==> wip/garnet <==
// top
module top(
  input  logic         clk,
  input  logic         rst_n,
  input  logic [31:0]  a, b, c, d, e,  
  output logic [63:0]  y  
);
logic [63:0] mul1_reg, mul2_reg;    
logic [63:0] mul3_reg;             
logic [63:0] sum1_reg;             
logic [63:0] sum2_reg;             
logic [63:0] final_result_reg;    
always_ff @(posedge clk or negedge rst_n) begin
  if (!rst_n) begin
    mul1_reg <= '0;
    mul2_reg <= '0;
  end else begin
    mul1_reg <= a * b;    
    mul2_reg <= c * d;    
  end
end
always_ff @(posedge clk or negedge rst_n) begin
  if (!rst_n) begin
    mul3_reg <= '0;
  end else begin
    mul3_reg <= mul1_reg[31:0] * e;  
  end
end
always_ff @(posedge clk or negedge rst_n) begin
  if (!rst_n) begin
    sum1_reg <= '0;
  end else begin
    sum1_reg <= mul1_reg + mul2_reg;
  end
end
always_ff @(posedge clk or negedge rst_n) begin
  if (!rst_n) begin
    sum2_reg <= '0;
  end else begin
    sum2_reg <= sum1_reg + mul3_reg;
  end
end
always_ff @(posedge clk or negedge rst_n) begin
  if (!rst_n) begin
    final_result_reg <= '0;
  end else begin
    if (|a)  
      final_result_reg <= sum2_reg + sum1_reg;
    else
      final_result_reg <= sum2_reg - mul2_reg;
  end
end
(* IOB="TRUE" *)
always_ff @(posedge clk or negedge rst_n) begin
  if (!rst_n) begin
    y <= '0;
  end else begin
  ...
Settings: LEC_CHECK=0, ABC_AREA=1, CAP_MARGIN=20, CORE_MARGIN=2, CORE_UTILIZATION=72, CTS_CLUSTER_DIAMETER=332, CTS_CLUSTER_SIZE=98, PLACE_DENSITY=0.41, SLEW_MARGIN=20, TNS_END_PERCENT=10; clock period 6.3 ns.
run.sh (not shown) runs the stock make flow with config.mk's settings and CLKGATE_MAP_FILE=.
==> wip/cedar (differences from wip/garnet) <==
- ABC_AREA: 1 -> not set
- CTS_CLUSTER_DIAMETER: 332 -> not set
- CTS_CLUSTER_SIZE: 98 -> not set
- MAX_ROUTING_LAYER: not set -> met4
- PLACE_DENSITY: 0.41 -> not set
- PLACE_DENSITY_LB_ADDON: not set -> 0.01
- SETUP_SLACK_MARGIN: not set -> 2.38
- TNS_END_PERCENT: 10 -> 40
==> flow/constraint.sdc (replaced) <==
create_clock -name core_clock -period 8.52 [get_ports {clk}]
set_input_delay 1.7040 -clock core_clock [delete_from_list [all_inputs] [get_ports {clk}]]
set_output_delay 1.7040 -clock core_clock [all_outputs]
set_load 0.01 [all_outputs]
==> wip/sierra (differences from wip/garnet) <==
- ABC_AREA: 1 -> 0
- CORE_UTILIZATION: 72 -> 66
- CTS_CLUSTER_DIAMETER: 332 -> 216
- CTS_CLUSTER_SIZE: 98 -> not set
- PLACE_DENSITY: 0.41 -> not set
- SETUP_SLACK_MARGIN: not set -> 2.41
- SLEW_MARGIN: 20 -> 15
- TNS_END_PERCENT: 10 -> 30
==> flow/constraint.sdc (replaced) <==
create_clock -name core_clock -period 14.4 [get_ports {clk}]
set_input_delay 2.8800 -clock core_clock [delete_from_list [all_inputs] [get_ports {clk}]]
set_output_delay 2.8800 -clock core_clock [all_outputs]
set_load 0.01 [all_outputs]
==> results_slide.txt <==
Flow Results at a Glance

Outcome
  – Outcome: no timing/DRC/antenna violations

Yosys
  – Area contributors post-synth: fa_1 (44%), ha_1 (9.9%), and2_1 (9.2%)
  – Area fraction in and, or, nand and nor cells: 16.99%
  – Post-synthesis chip area from yosys: 123100 sq um
  – Max-area cell share: a little over two fifths
  – Post-synth seq share: a little under a tenth
  – Yosys adder share: 53.70%

Placement
  – Setup WS pre-CTS: around 2.1 ns

Die
  – Die area: 190000 sq um
  – Area of the core: 185400 sq um
the above is filed under wip/sierra

==> results_slide.txt <==
Flow Results at a Glance

Outcome
  – Outcome: stopped before the end
  – Halt Stage: clock tree synthesis (4_1_cts)
  – First Err: [ERROR DPL-0033] detailed placement checks failed during check placement.

Placement
  – Setup WS pre-CTS: -1.989 ns

Die
  – Die area: 189700 sq um
  – Area of the core: about 190000 sq um

Yosys
  – Area fraction in and, or, nand and nor cells: about a fifth
  – Max-area cell share: ~40%
the above is filed under wip/garnet

==> results_slide.txt <==
Flow Results at a Glance

Yosys
  – Post-synthesis chip area from yosys: between 100000 and 150000 sq um
  – Post-synth seq share: 9.105%
  – Area contributors post-synth: fa_1 (44%), ha_1 (9.9%), and2_1 (9.2%)

Die
  – Area of the core: ~170000 sq um
  – Die area: approximately 170000 sq um

Outcome
  – First Err: [ERROR GRT-0232] Routing congestion too high. Check the congestion heatmap in the GUI.
  – Outcome: stopped before the end
  – Halt Stage: global routing (5_1_grt)

Placement
  – Setup WS pre-CTS: -1.015 ns
the above is filed under wip/cedar


==> job 5071 <==
==> flow/design.v <==
module top(
  input  logic         clk,
  input  logic         rst_n,
  input  logic [31:0]  a, b, c, d, e,  
  output logic [63:0]  y  
);
logic [63:0] mul1_reg, mul2_reg;    
logic [63:0] mul3_reg;             
logic [63:0] sum1_reg;             
logic [63:0] sum2_reg;             
logic [63:0] final_result_reg;    
always_ff @(posedge clk or negedge rst_n) begin
  if (!rst_n) begin
    mul1_reg <= '0;
    mul2_reg <= '0;
  end else begin
    mul1_reg <= a * b;    
    mul2_reg <= c * d;    
  end
end
always_ff @(posedge clk or negedge rst_n) begin
  if (!rst_n) begin
    mul3_reg <= '0;
  end else begin
    mul3_reg <= mul1_reg[31:0] * e;  
  end
end
always_ff @(posedge clk or negedge rst_n) begin
  if (!rst_n) begin
    sum1_reg <= '0;
  end else begin
    sum1_reg <= mul1_reg + mul2_reg;
  end
end
always_ff @(posedge clk or negedge rst_n) begin
  if (!rst_n) begin
    sum2_reg <= '0;
  end else begin
    sum2_reg <= sum1_reg + mul3_reg;
  end
end
always_ff @(posedge clk or negedge rst_n) begin
  if (!rst_n) begin
    final_result_reg <= '0;
  end else begin
    if (|a)  
      final_result_reg <= sum2_reg + sum1_reg;
    else
      final_result_reg <= sum2_reg - mul2_reg;
  end
end
(* IOB="TRUE" *)
always_ff @(posedge clk or negedge rst_n) begin
  if (!rst_n) begin
    y <= '0;
  end else begin
    y <= final_result_reg;
  end
end
endmodule
==> flow/run.sh <==
#!/bin/bash
# the make line also repeats each setting of config.mk as NAME=value (left out here)
make -C /OpenROAD-flow-scripts/flow DESIGN_CONFIG=/design/flow/config.mk WORK_HOME=/design/flow/orfs CLKGATE_MAP_FILE= finish
==> flow/config.mk <==
export PLATFORM = sky130hd
export DESIGN_NAME = top
export DESIGN_NICKNAME = top
export VERILOG_FILES = /design/flow/design.v
export SDC_FILE = /design/flow/constraint.sdc
export NUM_CORES = 4
export LEC_CHECK = 0
export CAP_MARGIN = 20
export CORE_MARGIN = 2
export CORE_UTILIZATION = 72
export CTS_CLUSTER_DIAMETER = 332
export CTS_CLUSTER_SIZE = 98
export SLEW_MARGIN = 20
==> flow/constraint.sdc <==
create_clock -name core_clock -period 6.3 [get_ports {clk}]
set_input_delay 1.2600 -clock core_clock [delete_from_list [all_inputs] [get_ports {clk}]]
set_output_delay 1.2600 -clock core_clock [all_outputs]
set_load 0.01 [all_outputs]
==> job 3281 (differences from job 5071) <==
Settings changed: CORE_UTILIZATION 72 to 58, CTS_CLUSTER_DIAMETER 332 to default, CTS_CLUSTER_SIZE 98 to default, SETUP_SLACK_MARGIN from default to 2.07.
==> flow/constraint.sdc (replaced) <==
create_clock -name core_clock -period 8.09 [get_ports {clk}]
set_input_delay 1.6180 -clock core_clock [delete_from_list [all_inputs] [get_ports {clk}]]
set_output_delay 1.6180 -clock core_clock [all_outputs]
set_load 0.01 [all_outputs]
==> comparison <==
Job 5071 did not get past global routing, error GRT-0232. Job 3281 finished but failed the layout checks on setup timing.
Of job 3281 and job 5071, job 3281 has the higher die size (gap 24%, measured against job 5071).
In synthesized cell count, job 5071 and job 3281 do not differ.
Synthesized area is the same in job 5071 and job 3281.
==> figures <==
| metric | job 5071 | job 3281 |
|---|---|---|
| Chip Area | 174000 um2 | 216000 um2 |
| Num CTS Buffers | 8 | 53 |
| HPWL after DPL | 306000 um | 302000 um |
| Post-placement worst setup slack | -2.83 ns | -1.41 ns |
| Clock net sink count | 448 | 448 |
| Total number of H-tree levels | 1 | 2 |
| Placement-stage cell area | 140000 um2 | 139000 um2 |
| Net count after synthesis | 17100 | 17100 |
| Die outline height | 418 um | 465 um |
| Pre-placement core utilization | 0.726 | 0.582 |
| Sequential area share after synthesis | 0.0910 | 0.0910 |
| Dominant flop cell | dfrtp_1 | dfrtp_1 |
| Horizontal extent of the die | 418 um | 465 um |
| RD Place Congestion | 0.988 | 0.949 |
| Gates resized, CTS repair | 1670 | 1176 |
| Setup Buffers After CTS | 401 | 239 |
| Number of placed cells counting well taps | 16500 | 16800 |
| Outcome | aborted with a tool error | finished with violations |
| Last stage reached | global routing | - |
| Reasons for failing layout checks | - | setup timing |
| Count of pins on the block boundary | 226 | 226 |
| Placement Rows | 151 | 169 |
| Distinct cell type count of the synthesized netlist | 78 | 78 |
| Area of the placeable core | 170000 um2 | 211000 um2 |

==> run B <==
RTL: the design.v shown in full above, as it stands there.
export LEC_CHECK = 0
export CAP_MARGIN = 20
export CORE_MARGIN = 2
export CORE_UTILIZATION = 39
export SLEW_MARGIN = 20
create_clock -name core_clock -period 16.2 [get_ports {clk}]
==> run A: changes against run B <==
Settings changed: CORE_UTILIZATION 39 to 20.
==> notes <==
Run A finished clean. Run B finished with timing, DRC and antenna clean. In run A the non-clock buffer count is lower than in run B, by 7. Against run A, the routed wire length of run B is lower by 8.5%. Register-to-register slack: run A is lower than run B (0.05 ns). In synthesized area, run A and run B do not differ. In run A the sequential share of layout area is lower than in run B, by 0.32 points. Of run B and run A, run A has the higher clock-buffer cell count (gap 11). Between run B and run A, the lower first-iteration DRC count is in run B (gap 2.9%, measured against run A). Critical path depth is the same in run B and run A. Fmax: run A is higher than run B (0.78%). Against run A, the global-route usage of run B is higher by 9.9 points.
==> figures <==
Avg Vias per Cell: run A 4.26; run B 5.14
Startpoint of the worst hold path: run A final_result_reg[37]; run B final_result_reg[34]
Path depth of the worst reg2reg path: run A 24; run B 26
Slack of the critical path: run A 4.71 ns; run B 4.62 ns
Number of DRC violations after detailed-routing iteration 0: run A 5551; run B 5388
Height of the chip: run A 789 um; run B 566 um
Achievable Freq: run A 87.0 MHz; run B 86.3 MHz
Met2 Resource Use GR: run A 21.7%; run B 37.3%
Met3 routed WL: run A 19400 um; run B 18000 um
Routability cong.: run A 0.900; run B 0.902
Max transition margin: run A 21.8%; run B 29.6%
Post-placement cell area: run A 134000 um^2; run B 129000 um^2
Tally of OpenROAD warnings: run A 29; run B 26
Met3 demand-to-capacity share in global routing: run A 1.52%; run B 2.37%
Sum of routed wire segments on met1: run A 142000 um; run B 146000 um
Average routed wire per standard cell: run A 17.7 um; run B 19.9 um
Total die size: run A 622000 um^2; run B 320000 um^2
Outcome: run A complete, no violations; run B complete, no violations
Comb gate area: run A 99300 um^2; run B 99300 um^2

==> inputs of run a <==
RTL: the design.v shown in full above, as it stands there.
export LEC_CHECK = 0
export CAP_MARGIN = 20
export CORE_MARGIN = 2
export CORE_UTILIZATION = 72
export CTS_CLUSTER_DIAMETER = 400
export CTS_CLUSTER_SIZE = 97
export PLACE_DENSITY = 0.41
export SETUP_SLACK_MARGIN = 1.27
export SLEW_MARGIN = 20
create_clock -name core_clock -period 5.69 [get_ports {clk}]
==> run b: changes against run a <==
CORE_UTILIZATION = 66   (was 72)
CTS_CLUSTER_DIAMETER = unset   (was 400)
CTS_CLUSTER_SIZE = unset   (was 97)
PLACE_DENSITY = unset   (was 0.41)
SETUP_SLACK_MARGIN = unset   (was 1.27)
==> flow/constraint.sdc (replaced) <==
create_clock -name core_clock -period 8.88 [get_ports {clk}]
set_input_delay 1.7760 -clock core_clock [delete_from_list [all_inputs] [get_ports {clk}]]
set_output_delay 1.7760 -clock core_clock [all_outputs]
set_load 0.01 [all_outputs]
==> run c: changes against run a <==
ABC_AREA = 1   (was unset)
CORE_ASPECT_RATIO = 0.59   (was unset)
CORE_UTILIZATION = 56   (was 72)
CTS_CLUSTER_DIAMETER = 123   (was 400)
CTS_CLUSTER_SIZE = unset   (was 97)
GPL_ROUTABILITY_DRIVEN = 0   (was unset)
GPL_TIMING_DRIVEN = 0   (was unset)
HOLD_SLACK_MARGIN = -0.05   (was unset)
MAX_ROUTING_LAYER = met4   (was unset)
PLACE_DENSITY = 0.47   (was 0.41)
SETUP_SLACK_MARGIN = unset   (was 1.27)
SLEW_MARGIN = 40   (was 20)
TNS_END_PERCENT = 60   (was unset)
==> flow/constraint.sdc (replaced) <==
create_clock -name core_clock -period 14.9 [get_ports {clk}]
set_input_delay 2.9800 -clock core_clock [delete_from_list [all_inputs] [get_ports {clk}]]
set_output_delay 2.9800 -clock core_clock [all_outputs]
set_load 0.01 [all_outputs]
==> run d: changes against run a <==
CTS_CLUSTER_DIAMETER = unset   (was 400)
CTS_CLUSTER_SIZE = unset   (was 97)
PLACE_DENSITY = unset   (was 0.41)
PLACE_DENSITY_LB_ADDON = 0.24   (was unset)
SETUP_SLACK_MARGIN = unset   (was 1.27)
==> flow/constraint.sdc (replaced) <==
create_clock -name core_clock -period 8.68 [get_ports {clk}]
set_input_delay 1.7360 -clock core_clock [delete_from_list [all_inputs] [get_ports {clk}]]
set_output_delay 1.7360 -clock core_clock [all_outputs]
set_load 0.01 [all_outputs]
==> comparison table <==
Die X-Extent: run d 417.5 um; run b 435.9 um; run a 417.5 um; run c 641.0 um
Launch point of the worst hold path: run d final_result_reg[5]$_DFF_PN0_; run b final_result_reg[38]$_DFF_PN0_; run a -; run c final_result_reg[35]$_DFF_PN0_
Final non-filler cell area: run d 141200 sq um; run b 139700 sq um; run a -; run c 142400 sq um
Wire per inst: run d 23.39 um; run b 21.44 um; run a -; run c 25.76 um
Fraction of area in multi-input gates: run d 71.53%; run b 71.77%; run a -; run c 70.30%
Run status: run d finished with violations; run b no timing/DRC/antenna violations; run a stopped before the end; run c no timing/DRC/antenna violations
Last stage reached: run d -; run b -; run a global routing (5_1_grt); run c -
Reasons for failing layout checks: run d setup timing; run b -; run a -; run c -
Chip area from the yosys synthesis statistics: run d 123100 sq um; run b 123100 sq um; run a 123100 sq um; run c 134100 sq um
Post-detailed-route via-to-cell ratio: run d 6.117; run b 5.789; run a -; run c 5.549
Crit end category: run d flop; run b flop; run a -; run c flop
Setup slack of the critical path after layout: run d -0.3432 ns; run b 0.09280 ns; run a -; run c 4.042 ns
DIE AREA: run d 174300 sq um; run b 190000 sq um; run a 174300 sq um; run c 243400 sq um
